==> run Z <==
==> flow/design.v <==
module izhikevich_neuron #(parameter DT = 16'h0100)  
(
    input wire clk,
    input wire rst,
    input wire [15:0] I,           
    output reg spike               
);
    reg signed [15:0] v, u;
    wire signed [15:0] a = 16'h0051;    
    wire signed [15:0] b = 16'h0200;    
    wire signed [15:0] c = -16'sd16640;  
    wire signed [15:0] d = 16'h0800;    
    wire signed [15:0] v_sq;
    wire signed [15:0] term1, term2, term3, dv_raw, du_raw;
    wire signed [15:0] bv;
    localparam signed [15:0] V_THRESH = 16'd7680;  
    cordic_mult sq_v (.x(v), .y(v), .out(v_sq));
    cordic_mult mul_004 (.x(16'h0148), .y(v_sq), .out(term1));
    cordic_mult mul_5v (.x(16'h0500), .y(v), .out(term2));
    assign term3 = 16'd35840;  
    assign dv_raw = term1 + term2 + term3 - u + I;
    cordic_mult mul_bv (.x(b), .y(v), .out(bv));
    assign du_raw = (bv - u);
    wire signed [15:0] du;
    cordic_mult mul_a (.x(a), .y(du_raw), .out(du));
    wire signed [31:0] dv_dt = dv_raw * $signed(DT);
    wire signed [31:0] du_dt = du * $signed(DT);
    always @(posedge clk or posedge rst) begin
        if (rst) begin
            v <= c;
            u <= 0;
            spike <= 0;
        end else begin
            if (v >= V_THRESH) begin
                v <= c;
                u <= u + d;
                spike <= 1;
            end else begin
                v <= v + dv_dt[23:8];  
                u <= u + du_dt[23:8];
                spike <= 0;
            end
        end
    end
endmodule
module cordic_mult(
    input signed [15:0] x,
    input signed [15:0] y,
    output signed [15:0] out
);
    wire signed [31:0] temp;
    assign temp = x * y;
    assign out = temp[23:8];  
endmodule
==> flow/run.sh <==
#!/bin/bash
# the make line also repeats each setting of config.mk as NAME=value (left out here)
make -C /OpenROAD-flow-scripts/flow DESIGN_CONFIG=/design/flow/config.mk WORK_HOME=/design/flow/orfs CLKGATE_MAP_FILE= finish
==> flow/config.mk <==
export PLATFORM = sky130hd
export DESIGN_NAME = izhikevich_neuron
export DESIGN_NICKNAME = izhikevich_neuron
export VERILOG_FILES = /design/flow/design.v
export SDC_FILE = /design/flow/constraint.sdc
export NUM_CORES = 4
export LEC_CHECK = 0
export ABC_AREA = 0
export CAP_MARGIN = 0
export CELL_PAD_IN_SITES_DETAIL_PLACEMENT = 1
export CELL_PAD_IN_SITES_GLOBAL_PLACEMENT = 3
export CORE_ASPECT_RATIO = 1.92
export CORE_MARGIN = 3
export CORE_UTILIZATION = 72
export GPL_ROUTABILITY_DRIVEN = 0
export GPL_TIMING_DRIVEN = 0
export PLACE_DENSITY_LB_ADDON = 0.1
export SETUP_SLACK_MARGIN = 2.61
export SLEW_MARGIN = 20
export TNS_END_PERCENT = 60
==> flow/constraint.sdc <==
create_clock -name core_clock -period 18.6 [get_ports {clk}]
set_input_delay 3.7200 -clock core_clock [delete_from_list [all_inputs] [get_ports {clk}]]
set_output_delay 3.7200 -clock core_clock [all_outputs]
set_load 0.01 [all_outputs]
==> run G: changes against run Z <==
Settings changed: ABC_AREA 0 to 1, CAP_MARGIN 0 to 20, CELL_PAD_IN_SITES_DETAIL_PLACEMENT 1 to not set, CELL_PAD_IN_SITES_GLOBAL_PLACEMENT 3 to not set, CORE_ASPECT_RATIO 1.92 to not set, CORE_MARGIN 3 to 2, CORE_UTILIZATION 72 to 71, GPL_ROUTABILITY_DRIVEN 0 to not set, GPL_TIMING_DRIVEN 0 to not set, PLACE_DENSITY_LB_ADDON 0.1 to 0.11, SETUP_SLACK_MARGIN 2.61 to 2.71, TNS_END_PERCENT 60 to not set.
==> flow/constraint.sdc (replaced) <==
create_clock -name core_clock -period 10.0 [get_ports {clk}]
set_input_delay 2.0000 -clock core_clock [delete_from_list [all_inputs] [get_ports {clk}]]
set_output_delay 2.0000 -clock core_clock [all_outputs]
set_load 0.01 [all_outputs]
==> flow_results.org <==
#+TITLE: Flow metrics

** Run status
- It got as far as global routing and failed there.
- Run-stopping error :: [ERROR GRT-0232] Routing congestion too high. Check the congestion heatmap in the GUI.
- The flow did not finish.

** Synth
- Post-synth seq share :: ~5.3%
- In the synthesized netlist, the number of instances is slightly above 2000.
- And-or/or-and share of the synthesized area :: ~7.6%
- Adder and majority cell fraction of the synthesized area :: between 50% and 60%
- Sorting the synthesized cells by area gives the leading types as sky130_fd_sc_hd__fa_1 (32%), sky130_fd_sc_hd__ha_1 (20%), sky130_fd_sc_hd__inv_1 (15%), sky130_fd_sc_hd__nand2_1 (8.6%), sky130_fd_sc_hd__dfrtp_1 (4.1%).
- Area share of the largest cell type after synthesis :: around a third
- For reference, the top cells by count after synthesis are sky130_fd_sc_hd__inv_1 (608), sky130_fd_sc_hd__nand2_1 (360), sky130_fd_sc_hd__fa_1 (252).
- Simple-Gate Fraction of Synth Area :: around 15%

** Floorplan
- The die covers ~23000 µm².
-- figures above: run G

==> flow_results.org <==
#+TITLE: Flow metrics

** Synth
- Synth warnings :: 1
- The synthesized design devotes to its leading area cell type 34.45% of total area.
- Counting every instance in the synthesized netlist gives 1637.
- Of the total synthesized cell area, the portion taken by full adders, half adders and majority gates is approximately 56%.
- Yosys reports that the most numerous cell types are sky130_fd_sc_hd__inv_1 (467), sky130_fd_sc_hd__fa_1 (252), sky130_fd_sc_hd__ha_1 (249).
- Cell types occupying the most area after synthesis :: sky130_fd_sc_hd__fa_1 (34%), sky130_fd_sc_hd__ha_1 (21%), sky130_fd_sc_hd__inv_1 (12%), sky130_fd_sc_hd__xnor2_1 (5.4%), sky130_fd_sc_hd__dfrtp_1 (4.4%)
- Sequential elements use under 10% of the synthesized area.
- And-or/or-and share of the synthesized area :: under 10%
- Of the total synthesized cell area, the portion taken by AND, OR, NAND and NOR gates is around 10%.

** Run status
- The first error in the log reads "[ERROR FLW-0024] Place density exceeds 1.0 (current PLACE_DENSITY_LB_ADDON =  0.1). Please check if the value of  PLACE_DENSITY_LB_ADDON is between 0 and 0.99".
- The flow halted during global placement without I/O.
- Result of the run :: aborted with a tool error

** Floorplan
- Chip Area :: between 20000 and 25000 µm²
-- figures above: run Z


---

==> build 72: inputs <==
// izhikevich_neuron: RTL as listed in full above, without the edits since
Settings: LEC_CHECK=0, CAP_MARGIN=20, CORE_MARGIN=2, CORE_UTILIZATION=40, PLACE_DENSITY=0.6, SLEW_MARGIN=20; clock period 12.0 ns.
run.sh (not shown) runs the stock make flow with config.mk's settings and CLKGATE_MAP_FILE=.
==> trial 76 (differences from build 72) <==
- CORE_UTILIZATION: 40 -> 68
- CTS_CLUSTER_DIAMETER: default -> 358
==> flow/constraint.sdc (replaced) <==
create_clock -name core_clock -period 10.0 [get_ports {clk}]
set_input_delay 2.0000 -clock core_clock [delete_from_list [all_inputs] [get_ports {clk}]]
set_output_delay 2.0000 -clock core_clock [all_outputs]
set_load 0.01 [all_outputs]
==> build 94 (differences from build 72) <==
- ABC_AREA: default -> 1
- CORE_UTILIZATION: 40 -> 72
- MAX_ROUTING_LAYER: default -> met4
- PLACE_DENSITY: 0.6 -> default
==> flow/constraint.sdc (replaced) <==
create_clock -name core_clock -period 6.49 [get_ports {clk}]
set_input_delay 1.2980 -clock core_clock [delete_from_list [all_inputs] [get_ports {clk}]]
set_output_delay 1.2980 -clock core_clock [all_outputs]
set_load 0.01 [all_outputs]
==> Changelog: implementation <==
### Physical design

* Run status: complete, but fails checks
* SO Viols: setup timing
* Setup Viol. Count Final at 13
* CP Depth at about 47
* Synth Cell Area at 14640 um2
* Final worst setup slack at -1.572 ns
* Biggest Area Class: combinational gates
[end of results for trial 76]
==> Changelog: implementation <==
### Metrics

* First error: [ERROR GRT-0232] Routing congestion too high. Check the congestion heatmap in the GUI.
* Post-Syn Area per Cell at around 7.7 um2
* Met2 GRT Util at 132.1%
* Post-synthesis xor/xnor area fraction at 4.618%
* Synth Cell Area at roughly 16000 um2
* Run status: stopped before the end
* H-tree depth at 2
* Failed at: global routing
[end of results for build 94]
==> Changelog: implementation <==
### Physical design

* Run status: timing/DRC/antenna clean
* Chip Area, Yosys at roughly 15000 um2
* Biggest Area Class: combinational gates
* Setup Viol. Count Final at 0
* Synth Cell Area at approximately 15000 um2
* CP Depth at between 40 and 50
* Vias in the first global route at between 10000 and 15000
[end of results for build 72]

---

==> run a <==
// izhikevich_neuron: RTL as listed in full above, without the edits since
Settings: LEC_CHECK=0, ABC_AREA=0, CAP_MARGIN=20, CORE_ASPECT_RATIO=1.98, CORE_MARGIN=2, CORE_UTILIZATION=40, CTS_CLUSTER_DIAMETER=291, CTS_CLUSTER_SIZE=26, PLACE_DENSITY_LB_ADDON=0.04, SLEW_MARGIN=15, TNS_END_PERCENT=40; clock period 12.0 ns.
==> inputs of run b, as changes to run a <==
ABC_AREA = 1   (was 0)
CELL_PAD_IN_SITES_DETAIL_PLACEMENT = 1   (was not set)
CELL_PAD_IN_SITES_GLOBAL_PLACEMENT = 3   (was not set)
CORE_ASPECT_RATIO = 1.92   (was 1.98)
CORE_MARGIN = 3   (was 2)
CORE_UTILIZATION = 41   (was 40)
CTS_CLUSTER_DIAMETER = not set   (was 291)
CTS_CLUSTER_SIZE = not set   (was 26)
GPL_TIMING_DRIVEN = 0   (was not set)
PLACE_DENSITY_LB_ADDON = not set   (was 0.04)
SLEW_MARGIN = 20   (was 15)
TNS_END_PERCENT = not set   (was 40)
==> summary of the runs <==
- Core utilization: run a is lower than run b (1.2 points).
- Between run b and run a, the lower clock skew is in run b (gap 0.0070 ns).
- Worst setup slack: run b is worse than run a (0.0021 ns).

---

==> inputs of try-umber <==
// izhikevich_neuron: RTL as listed in full above, without the edits since
make LEC_CHECK=0 ABC_AREA=1 CAP_MARGIN=20 CORE_MARGIN=2 CORE_UTILIZATION=71 CTS_CLUSTER_DIAMETER=179 PLACE_DENSITY=0.38 SETUP_SLACK_MARGIN=-0.63 SLEW_MARGIN=20 finish   # period 10.0 ns
==> try-ember (differences from try-umber) <==
- CORE_UTILIZATION: 71 -> 72
- CTS_CLUSTER_DIAMETER: 179 -> 168
- PLACE_DENSITY: 0.38 -> default
- PLACE_DENSITY_LB_ADDON: default -> 0.08
- SETUP_SLACK_MARGIN: -0.63 -> default
==> flow/constraint.sdc (replaced) <==
create_clock -name core_clock -period 11.9 [get_ports {clk}]
set_input_delay 2.3800 -clock core_clock [delete_from_list [all_inputs] [get_ports {clk}]]
set_output_delay 2.3800 -clock core_clock [all_outputs]
set_load 0.01 [all_outputs]
==> results <==
metric                                                  try-umber   try-ember
Via count of the first global-routing pass                  16.1k       13.1k
DP Area                                                18,000 µm²  16,200 µm²
Global-route wire length before repair                  77,800 µm   63,000 µm
Total Neg Setup Slack                                   -13.80 ns        0 ns
Non-Filler Cell Area, Final                            19,700 µm²  16,400 µm²
Overall Global Routing Usage                                41.8%       35.6%
Met2 Wirelength                                         26,100 µm   18,300 µm
Max-slew headroom at the worst pin                          26.1%       55.1%
Starting density of the core                                72.1%       72.6%
Clock-pin slew on the worst setup and hold paths          0.07 ns     0.06 ns
Total antenna diodes in the routed design                       2           0
Run status                                        failed layout checks  timing/DRC/antenna clean
Violated checks                                      setup timing           -
Post-Route Skew                                        0.00828 ns  0.00598 ns
Crit. path cell count                                          53          47
Min cycle time layout                                    11.75 ns    11.39 ns
Core area                                              21,800 µm²  21,600 µm²

---

==> inputs of v33 <==
// izhikevich_neuron: RTL as listed in full above, without the edits since
Settings: LEC_CHECK=0, CAP_MARGIN=20, CORE_MARGIN=2, CORE_UTILIZATION=72, CTS_CLUSTER_DIAMETER=193, CTS_CLUSTER_SIZE=98, PLACE_DENSITY=0.38, SLEW_MARGIN=20, TNS_END_PERCENT=10; clock period 10.2 ns.
==> inputs of v2, as changes to v33 <==
Settings changed: ABC_AREA set to 1, CORE_UTILIZATION 72 to 71, CTS_CLUSTER_DIAMETER 193 to unset, CTS_CLUSTER_SIZE 98 to unset, PLACE_DENSITY 0.38 to unset, PLACE_DENSITY_LB_ADDON set to 0.11, SETUP_SLACK_MARGIN set to 2.81, TNS_END_PERCENT 10 to unset.
==> flow/constraint.sdc (replaced) <==
create_clock -name core_clock -period 10.0 [get_ports {clk}]
set_input_delay 2.0000 -clock core_clock [delete_from_list [all_inputs] [get_ports {clk}]]
set_output_delay 2.0000 -clock core_clock [all_outputs]
set_load 0.01 [all_outputs]
==> results <==
| quantity | v33 | v2 |
|---|---|---|
| DIE WIDTH | 147 um | 153 um |
| Compound-gate portion of the synthesized area | 8.07% | 7.58% |
| Chip area from the yosys synthesis statistics | 0.0146 mm2 | 0.0157 mm2 |
| Area fraction in and, or, nand and nor cells | 10.4% | 14.7% |
| Number of nets produced by synthesis | 2,156 | 2,545 |
| DPL Wire Length | 30.2 mm | 36.0 mm |
| Pre-Place Util | 72.8% | 72.1% |
| Placed instance area | 0.0167 mm2 | 0.0181 mm2 |
| Outcome | complete, but fails checks | stopped before the end |
| Failing step | - | global routing (5_1_grt) |
| Reasons for failing layout checks | negative setup slack | - |
| Cell Type Count | 56 | 49 |
| Placement-stage worst setup slack | -1.19 ns | -1.14 ns |
| Overall die area | 0.0215 mm2 | 0.0233 mm2 |
| Count of cells resized by post-cts repair | 39 | 193 |
| Routability Congestion | 0.908 | 0.953 |
| Top cell type's share of synthesized area | 34.5% | 32.2% |
| FA/HA/MAJ Cells, Area Fraction | 55.7% | 52.0% |
| Cell Rows | 52 | 54 |
| Synth mux share | 0.291% | 0% |
| Synthesized netlist cell count | 1,637 | 2,026 |
| Sequential fraction of the synthesis area | 5.70% | 5.32% |
| Number of placed instances with taps included | 2,102 | 2,523 |

---

==> 11-15 <==
RTL: the design.v shown in full above, as it stands there.
Settings: LEC_CHECK=0, CAP_MARGIN=20, CORE_MARGIN=2, CORE_UTILIZATION=56, SLEW_MARGIN=20; clock period 6.65 ns.
==> inputs of 08-24, as changes to 11-15 <==
- ABC_AREA: not set -> 0
- CORE_UTILIZATION: 56 -> 63
- CTS_CLUSTER_DIAMETER: not set -> 331
- CTS_CLUSTER_SIZE: not set -> 100
- PLACE_DENSITY_LB_ADDON: not set -> 0.3
- TNS_END_PERCENT: not set -> 10
==> flow/constraint.sdc (replaced) <==
create_clock -name core_clock -period 12.0 [get_ports {clk}]
set_input_delay 2.4000 -clock core_clock [delete_from_list [all_inputs] [get_ports {clk}]]
set_output_delay 2.4000 -clock core_clock [all_outputs]
set_load 0.01 [all_outputs]
==> inputs of 03-04, as changes to 11-15 <==
- CORE_UTILIZATION: 56 -> 66
- MAX_ROUTING_LAYER: not set -> met4
==> flow/constraint.sdc (replaced) <==
create_clock -name core_clock -period 8.19 [get_ports {clk}]
set_input_delay 1.6380 -clock core_clock [delete_from_list [all_inputs] [get_ports {clk}]]
set_output_delay 1.6380 -clock core_clock [all_outputs]
set_load 0.01 [all_outputs]
==> summary of the runs <==
- Against 11-15, the final area of 03-04 is smaller by 5.0%.
- In count of clock-buffer cells in the layout, 11-15 and 03-04 do not differ.
- Of 03-04 and 11-15, 11-15 has the higher non-clock buffer count (gap 84).
- Of 08-24 and 03-04, 08-24 has the higher setup slack (gap 3.7 ns).
- Synthesized cell count is the same in 08-24 and 11-15.
- Of 08-24 and 03-04, 03-04 has the higher via count (gap about 11%, measured against 03-04).
- 11-15 finished with negative setup slack left. 03-04 completed, yet does not pass: negative setup slack. 08-24 ran to the end with no violations.
- Maximum frequency, lowest first: 08-24, 03-04, 11-15.
- Synthesized area is the same in 03-04 and 11-15.
==> figures <==
Number of fill cells: 03-04 1199; 11-15 1910; 08-24 1731
Worst-case headroom to the max-slew limit: 03-04 0.325; 11-15 0.498; 08-24 0.371
Setup total negative slack: 03-04 -33.89 ns; 11-15 -53.58 ns; 08-24 0 ns
Final critical-path share of the clock period: 03-04 1.42; 11-15 1.68; 08-24 0.974
Half-perimeter wire length after detailed placement: 03-04 29700 um; 11-15 30600 um; 08-24 26800 um
Flop2flop setup slack: 03-04 -3.43 ns; 11-15 -4.55 ns; 08-24 0.32 ns
Warning total across the stage logs: 03-04 34; 11-15 32; 08-24 29
Sum of buffers and inverters on the critical path: 03-04 12; 11-15 15; 08-24 6
Fmax: 03-04 0.0860 GHz; 11-15 0.0893 GHz; 08-24 0.0856 GHz
Total routed wire length on the met1 layer: 03-04 16000 um; 11-15 15600 um; 08-24 12900 um
Worst clock skew: 03-04 0.0157 ns; 11-15 0.00810 ns; 08-24 0.00976 ns
RSZ-0062 raised after global routing: 03-04 true; 11-15 true; 08-24 -
Area of the core: 03-04 21800 um^2; 11-15 25800 um^2; 08-24 22700 um^2
Critical Path Max Stage Delay: 03-04 0.57 ns; 11-15 0.56 ns; 08-24 0.65 ns
Depth of the worst register-to-register path: 03-04 45; 11-15 50; 08-24 44
Status: 03-04 finished with violations; 11-15 finished with violations; 08-24 timing/DRC/antenna clean
Reasons for failing layout checks: 03-04 negative setup slack; 11-15 negative setup slack; 08-24 -
Worst hold path startpoint: 03-04 u[9]; 11-15 u[6]; 08-24 u[9]
Pre-Place Util: 03-04 0.671; 11-15 0.567; 08-24 0.645
